== red ==
// yuv422_to_rgb
module yuv422_to_rgb (
input             pclk               ,  
input             presetn            ,  
input      [31:0] paddr              ,  
input      [31:0] pwdata             ,  
output reg [31:0] prdata             ,  
input         	  pwrite             ,  
input         	  psel               ,  
input         	  penable            , 
output            pslverr            ,  
output            pready             ,  
output reg        irq                ,  
output reg [95:0] rgb_out               
);
For scale: roughly 0.030 sq mm of cells after synthesis.
make LEC_CHECK=0 CAP_MARGIN=5 CORE_MARGIN=2 CORE_UTILIZATION=72 CTS_CLUSTER_DIAMETER=90 CTS_CLUSTER_SIZE=22 PLACE_DENSITY=0.66 SETUP_SLACK_MARGIN=0.94 SLEW_MARGIN=20 TNS_END_PERCENT=5 finish   # period 6.57 ns
run.sh (not shown) runs the stock make flow with config.mk's settings and CLKGATE_MAP_FILE=.
Every stage of red finished as expected; the final checks, on the other hand, flagged negative setup slack, which means the layout fails.
Input changes introduced in blue (baseline for comparison: red):
# red
export LEC_CHECK = 0
export CAP_MARGIN = 5
export CORE_MARGIN = 2
export CORE_UTILIZATION = 72
export CTS_CLUSTER_DIAMETER = 90
export CTS_CLUSTER_SIZE = 22
export PLACE_DENSITY = 0.66
export SETUP_SLACK_MARGIN = 0.94
export SLEW_MARGIN = 20
export TNS_END_PERCENT = 5
create_clock -name core_clock -period 6.57 [get_ports {pclk}]
# blue
export LEC_CHECK = 0
export CAP_MARGIN = 20
export CORE_MARGIN = 2
export CORE_UTILIZATION = 68
export CTS_CLUSTER_SIZE = 35
export SLEW_MARGIN = 20
create_clock -name core_clock -period 6.66 [get_ports {pclk}]
### Flow results
Although blue finished all stages, its layout failed final checks on negative setup slack. Diff red -> blue: global-route wire length before repair moved down; clock-buffer cell count moved up. Via count of the first global-routing pass (blue over red): decrease, 2.5%.
The inputs of green differ from those of blue as listed below.
# blue
export LEC_CHECK = 0
export CAP_MARGIN = 20
export CORE_MARGIN = 2
export CORE_UTILIZATION = 68
export CTS_CLUSTER_SIZE = 35
export SLEW_MARGIN = 20
create_clock -name core_clock -period 6.66 [get_ports {pclk}]
# green
export LEC_CHECK = 0
export ABC_AREA = 1
export CAP_MARGIN = 20
export CORE_MARGIN = 2
export CORE_UTILIZATION = 62
export CTS_CLUSTER_DIAMETER = 400
export SLEW_MARGIN = 20
create_clock -name core_clock -period 4.1 [get_ports {pclk}]
--- outcome ---
- Layout checks on green: not met. Flow itself completed; violations: negative setup slack.
- Area growth from synthesis to final layout: green higher than blue
- Worst hold margin is higher on blue
- Taking blue as the reference, in green complex-gate fraction of the synthesized area lower; first-pass GRT wire length higher.
- Post-layout utilization of the core: green vs blue up 3.1 points
- The lower setup slack of blue and green is in green.
- Final antenna diode count: blue and green compared, lower one is blue
--- input diff green..orange ---
# green
export LEC_CHECK = 0
export ABC_AREA = 1
export CAP_MARGIN = 20
export CORE_MARGIN = 2
export CORE_UTILIZATION = 62
export CTS_CLUSTER_DIAMETER = 400
export SLEW_MARGIN = 20
create_clock -name core_clock -period 4.1 [get_ports {pclk}]
# orange
export LEC_CHECK = 0
export CAP_MARGIN = 20
export CORE_MARGIN = 2
export CORE_UTILIZATION = 40
export SLEW_MARGIN = 20
create_clock -name core_clock -period 9.0 [get_ports {pclk}]
- Of green and orange, only orange finishes the flow clean.
- Row data arrival time of the worst path: orange higher / green lower
- orange against green; critical path depth is down by a little under 10%.
- Between orange and green, it is orange whose number of placement rows is higher, by 22%.
- Sort green and orange by post-route worst setup slack, ascending, and green comes first.
- orange vs. green: fraction of the cycle the final worst path needs moved down; post-synthesis mux area share moved up; combined buffer and inverter count along the critical path moved down; number of nets in the synthesized netlist moved down.
- orange ends up with a cell area that is about 20% lower than in green.
Modified inputs, purple compared to orange
# orange
export LEC_CHECK = 0
export CAP_MARGIN = 20
export CORE_MARGIN = 2
export CORE_UTILIZATION = 40
export SLEW_MARGIN = 20
create_clock -name core_clock -period 9.0 [get_ports {pclk}]
# purple
export LEC_CHECK = 0
export CAP_MARGIN = 20
export CELL_PAD_IN_SITES_GLOBAL_PLACEMENT = 3
export CORE_MARGIN = 2
export CORE_UTILIZATION = 40
export GPL_TIMING_DRIVEN = 0
export SLEW_MARGIN = 20
create_clock -name core_clock -period 9.0 [get_ports {pclk}]
Findings:
orange has lower share of the clock period used by the worst path after layout than purple.
purple against orange: standard-cell row count neither gained nor lost much, fraction of standard cell area that is sequential lost 0.18 points, critical path depth went up by 3.6%.
Delta (purple minus orange): routed wire length moved up, final cell area excluding filler cells moved up, initial antenna violation count level, average detailed-routed wire length per instance moved up.

* * *

## oak
Starting RTL as in the previous note.
clock: 4.1 ns
lec_check: 0
abc_area: 1
cap_margin: 20
core_margin: 2
core_utilization: 72
cts_cluster_diameter: 400
cts_cluster_size: 97
slew_margin: 20
tns_end_percent: 15
oak did not finish: a tool error stopped it during 5_1_grt.
Here is what was changed in the inputs of pine compared with oak.
Settings: CTS_CLUSTER_DIAMETER now 90, was 400; ABC_AREA no longer set, was 1; CAP_MARGIN now 5, was 20; CTS_CLUSTER_SIZE no longer set, was 97; TNS_END_PERCENT no longer set, was 15; PLACE_DENSITY now 0.66, previously not set; the clock period (ns, I/O delays scaled along) now 6.57, was 4.1.
==> results <==
oak failed in 5_1_grt with ODB-0269.
The final report for pine shows a completed flow and a layout that fails verification, specifically negative setup slack.
Multiplexer share of the synthesized area: pine > oak
Changes observed in pine relative to oak: number of cells produced by synthesis lower; mean cell area of the mapped netlist now sits higher; post-synth tally of flip-flops with integrated enable level; die boundary width lower.
Against oak, die footprint in pine fell by a few percent.
Reported for pine and oak, sink count of the clock tree turned out identical to the last digit.
pine: area figure in the yosys stat output lower than oak
Netlist area before placement: pine < oak
Post-placement cell count, pine and oak, higher one = oak.
| fraction of the core area occupied by cells at floorplan | pine vs oak | 0.58 points lower |
## Diff of input files: birch against pine
Settings: clearing CTS_CLUSTER_DIAMETER, which used to be 90; swapping 72 for 61 in CORE_UTILIZATION; clearing PLACE_DENSITY, which used to be 0.66; swapping 5 for 20 in CAP_MARGIN; swapping 6.57 for 6.13 in the clock period (ns, I/O delays scaled along).
Notes after the runs:
- birch: all stages done; final checks FAILED (negative setup slack).
- Sort pine and birch by final standard cell area without fillers desc -> top: birch
- In birch relative to pine, count of inserted tapcells had gone up by more than 10%.
- Compared with pine, birch supports a higher clock frequency.
- birch vs pine — number of resized instances in the post-cts repair step climbed by more than half
- Delta (birch minus pine): time the final worst path needs with I/O delays and setup decreased by 0.10 ns relative to the old numbers, overall die width increased by 8.5% relative to the old numbers.
- Flop-to-flop setup slack: birch < pine
#### Input delta (maple over birch)
Settings: changing CORE_UTILIZATION from 61 to 40; changing the clock period (ns, I/O delays scaled along) from 6.13 to 8.15.
Findings:
- maple did not stop at any stage, and its layout met the timing, design-rule and antenna checks.
- In maple relative to birch, total instance count after detailed placement had gone up slightly.
- Diff birch -> maple: total stage count of the critical path rose by about 4%, first-pass GRT wire length fell by 2000 um, initial core utilization fell by 21 points.
### maple -> cedar
Settings: a change of CORE_UTILIZATION from 40 to 19.
Notes after the runs:
Re shortest clock period the worst path allows after layout: cedar is 0.10 ns down on maple. A uppermost signal routing layer after detailed routing of met5 is what cedar shows, while met4 belongs to maple. CTS H-tree depth: maple vs cedar — no meaningful difference. cedar: arrival time at the worst endpoint is 0.06 ns lower than what maple reported. Compared with maple, cedar shows a higher clock-buffer cell count.

* * *

The RTL this note starts from:
==> flow/design.v <==
module yuv_to_rgb (
input            clk             ,  
input            rst_n           ,  
input            start_conversion,  
input      [7:0] y               , 
input      [7:0] u               ,
input      [7:0] v               ,
output reg [7:0] r               , 
output reg [7:0] g               , 
output reg [7:0] b               ,
output reg       pixel_ready        
);
parameter signed [15:0] C_1_402 = 16'h059C;   
parameter signed [15:0] C_0_344 = 16'h0160;   
parameter signed [15:0] C_0_714 = 16'h02DB;   
parameter signed [15:0] C_1_772 = 16'h0716;   
wire signed [15:0] y_s;
wire signed [15:0] u_s;
wire signed [15:0] v_s;
wire signed [31:0] r_temp;
wire signed [31:0] g_temp;
wire signed [31:0] b_temp;
assign y_s = y;
assign u_s = u - 128;   
assign v_s = v - 128;   
assign r_temp = y_s + ((v_s * C_1_402) >>> 10);
assign g_temp = y_s - ((u_s * C_0_344) >>> 10) - ((v_s * C_0_714) >>> 10);
assign b_temp = y_s + ((u_s * C_1_772) >>> 10);
always @(posedge clk or negedge rst_n)	
	if (~rst_n)	            r <= 8'h00; else
	if (start_conversion) begin	
		if (r_temp < 0)	    r <= 8'h00; else
		if (r_temp > 255) 	r <= 8'hFF; else
											    r <= r_temp[7:0];
	end
always @(posedge clk or negedge rst_n)	
	if (~rst_n)	            g <= 8'h00; else
	if (start_conversion) begin	
		if (g_temp < 0)	    g <= 8'h00; else
		if (g_temp > 255) 	g <= 8'hFF; else
											    g <= g_temp[7:0];
	end
always @(posedge clk or negedge rst_n)	
	if (~rst_n)	            b <= 8'h00; else
	if (start_conversion) begin	
		if (b_temp < 0)	    b <= 8'h00; else
		if (b_temp > 255) 	b <= 8'hFF; else
											    b <= b_temp[7:0];
	end
always @(posedge clk or negedge rst_n)
	if (~rst_n)     	        pixel_ready <= 1'b0; else
	if (pixel_ready)          pixel_ready <= 1'b0; else
	if (start_conversion)	    pixel_ready <= 1'b1;
endmodule
module yuv422_to_rgb (
input             pclk               ,  
input             presetn            ,  
input      [31:0] paddr              ,  
input      [31:0] pwdata             ,  
output reg [31:0] prdata             ,  
input         	  pwrite             ,  
input         	  psel               ,  
input         	  penable            , 
output            pslverr            ,  
output            pready             ,  
output reg        irq                ,  
output reg [95:0] rgb_out               
);
localparam IDLE    = 3'd0;
localparam LOAD    = 3'd1;
localparam CONVERT = 3'd2;
reg  [7:0] yuv_mem [0:7];     
reg  [7:0] y0;                
reg  [7:0] u0;                
reg  [7:0] y1;                
reg  [7:0] v0;                
reg  [7:0] y2;                
reg  [7:0] u1;                
reg  [7:0] y3;                
reg  [7:0] v1;                
wire [7:0] r0;                
wire [7:0] g0;                
wire [7:0] b0;                
wire [7:0] r1;                
wire [7:0] g1;                
wire [7:0] b1;                
wire [7:0] r2;                
wire [7:0] g2;                
wire [7:0] b2;                
wire [7:0] r3;                
wire [7:0] g3;                
wire [7:0] b3;                
reg        cnt_writes;        
reg  [2:0] state;             
reg        start_conversion;  
wire [3:0] result_ready;      
yuv_to_rgb conv0 (.clk(pclk), .rst_n(presetn), .start_conversion(start_conversion), .y(y0), .u(u0), .v(v0), .r(r0), .g(g0), .b(b0), .pixel_ready(result_ready[0]));
yuv_to_rgb conv1 (.clk(pclk), .rst_n(presetn), .start_conversion(start_conversion), .y(y1), .u(u0), .v(v0), .r(r1), .g(g1), .b(b1), .pixel_ready(result_ready[1]));
yuv_to_rgb conv2 (.clk(pclk), .rst_n(presetn), .start_conversion(start_conversion), .y(y2), .u(u1), .v(v1), .r(r2), .g(g2), .b(b2), .pixel_ready(result_ready[2]));
yuv_to_rgb conv3 (.clk(pclk), .rst_n(presetn), .start_conversion(start_conversion), .y(y3), .u(u1), .v(v1), .r(r3), .g(g3), .b(b3), .pixel_ready(result_ready[3]));
assign pready  = 1'b1;
assign pslverr = 1'b0;
always @(posedge pclk or negedge presetn)
	if (~presetn)	prdata <= 32'd0; else
	if (psel & ~penable & ~pwrite)	
		case(paddr[7:0])
			8'h20: prdata <= (state == IDLE) ? {32'hFFFFFFFF} : {32'd0};
			8'h30: prdata <= {rgb_out[95:72], 8'd0};   
			8'h34: prdata <= {rgb_out[71:48], 8'd0};   
			8'h38: prdata <= {rgb_out[47:24], 8'd0};   
			8'h3c: prdata <= {rgb_out[23:0], 8'd0};   
		endcase           
always @(posedge pclk or negedge presetn)
	if (~presetn)	                        cnt_writes <= 'd0; else
	if (psel & penable & pready & pwrite)	cnt_writes <= cnt_writes + 'd1;
always @(posedge pclk or negedge presetn)
	if (~presetn)	                                     start_conversion <= 1'b0; else
	if (start_conversion)                              start_conversion <= 1'b0; else
	if (psel & penable & pready & pwrite & cnt_writes) start_conversion <= 1'b1;
always @(posedge pclk or negedge presetn)
	if (~presetn)      	irq <= 1'b0; else
	if (irq)					  irq <= 1'b0; else
	if (&result_ready)	irq <= 1'b1;
always @(posedge pclk or negedge presetn)
	if (~presetn)	                                                  state <= IDLE; else
	case(state)
		IDLE    : if (psel & ~penable & pwrite)                       state <= LOAD;     
		LOAD    : if (psel & penable & pready & pwrite & cnt_writes)  state <= CONVERT;  
		CONVERT : if (&result_ready)                                  state <= IDLE;     
	endcase
always @(posedge pclk or negedge presetn)
	if (~presetn) begin	yuv_mem[0] <= 8'd0;
	                    yuv_mem[1] <= 8'd0;
	                    yuv_mem[2] <= 8'd0;
	                    yuv_mem[3] <= 8'd0;
	                    yuv_mem[4] <= 8'd0;
	                    yuv_mem[5] <= 8'd0;
	                    yuv_mem[6] <= 8'd0;
	                    yuv_mem[7] <= 8'd0; end else
	if (psel & pwrite & ~penable) 
		case (paddr[7:0])                               
      8'h10: begin yuv_mem[0] <= pwdata[7:0];           
									 yuv_mem[1] <= pwdata[15:8];          
									 yuv_mem[2] <= pwdata[23:16];         
									 yuv_mem[3] <= pwdata[31:24]; end     
      8'h14: begin yuv_mem[4] <= pwdata[7:0];           
                   yuv_mem[5] <= pwdata[15:8];          
                   yuv_mem[6] <= pwdata[23:16];         
                   yuv_mem[7] <= pwdata[31:24]; end     
    endcase
always @(posedge pclk or negedge presetn)
	if (~presetn)	            rgb_out <= 96'd0; else
	if (&result_ready)	      rgb_out <= {r0, g0, b0, r1, g1, b1, r2, g2, b2, r3, g3, b3};  
always @(posedge pclk or negedge presetn)
	if (~presetn)	                    y0 <= 'd0; else
	if ((state == LOAD) & cnt_writes) y0 <= yuv_mem[0];
always @(posedge pclk or negedge presetn)
	if (~presetn)	                    u0 <= 'd0; else
	if ((state == LOAD) & cnt_writes) u0 <= yuv_mem[1];
always @(posedge pclk or negedge presetn)
	if (~presetn)	                    y1 <= 'd0; else
	if ((state == LOAD) & cnt_writes) y1 <= yuv_mem[2];
always @(posedge pclk or negedge presetn)
	if (~presetn)	                    v0 <= 'd0; else
	if ((state == LOAD) & cnt_writes) v0 <= yuv_mem[3];
always @(posedge pclk or negedge presetn)
	if (~presetn)	                    y2 <= 'd0; else
	if ((state == LOAD) & cnt_writes) y2 <= yuv_mem[4];
always @(posedge pclk or negedge presetn)
	if (~presetn)	                    u1 <= 'd0; else
	if ((state == LOAD) & cnt_writes) u1 <= yuv_mem[5];
always @(posedge pclk or negedge presetn)
	if (~presetn)	                    y3 <= 'd0; else
	if ((state == LOAD) & cnt_writes) y3 <= yuv_mem[6];
always @(posedge pclk or negedge presetn)
	if (~presetn)	                    v1 <= 'd0; else
	if ((state == LOAD) & cnt_writes) v1 <= yuv_mem[7];
endmodule
clock: 13.8 ns
lec_check: 0
cap_margin: 0
cell_pad_in_sites_global_placement: 2
core_margin: 7
core_utilization: 24
cts_cluster_size: 17
gpl_routability_driven: 0
gpl_timing_driven: 1
setup_slack_margin: -0.88
slew_margin: 0
The first run went through all stages and came out clean.
Change:
- CAP_MARGIN: 0 -> 20
- CELL_PAD_IN_SITES_GLOBAL_PLACEMENT: 2 -> not set
- CORE_MARGIN: 7 -> 2
- CORE_UTILIZATION: 24 -> 40
- CTS_CLUSTER_SIZE: 17 -> not set
- GPL_TIMING_DRIVEN: 1 -> not set
- HOLD_SLACK_MARGIN: not set -> 0.18
- SETUP_SLACK_MARGIN: -0.88 -> not set
- SLEW_MARGIN: 0 -> 20
- clock period: 13.8 -> 9.0 ns (I/O delays scaled with it)
The new run produced a clean layout.
Cell count goes down by about 15%.
Final area drops by 2.5%.
Wire length is lower by about 13%.
Global-route usage grows by 7.1 points.
Non-clock buffer count shrinks by 2.
Change:
- CORE_UTILIZATION: 40 -> 60
- GPL_ROUTABILITY_DRIVEN: 0 -> not set
- HOLD_SLACK_MARGIN: 0.18 -> not set
- clock period: 9.0 -> 6.13 ns (I/O delays scaled with it)
This time the run ran to the end with violations: negative setup slack.
Worst setup slack loses 1.8 ns.
Die size went down by a quarter to a third.
Utilization went up by 32 points.
Clock skew went up by 0.0048 ns.
Clock-buffer cell count went down by 1.
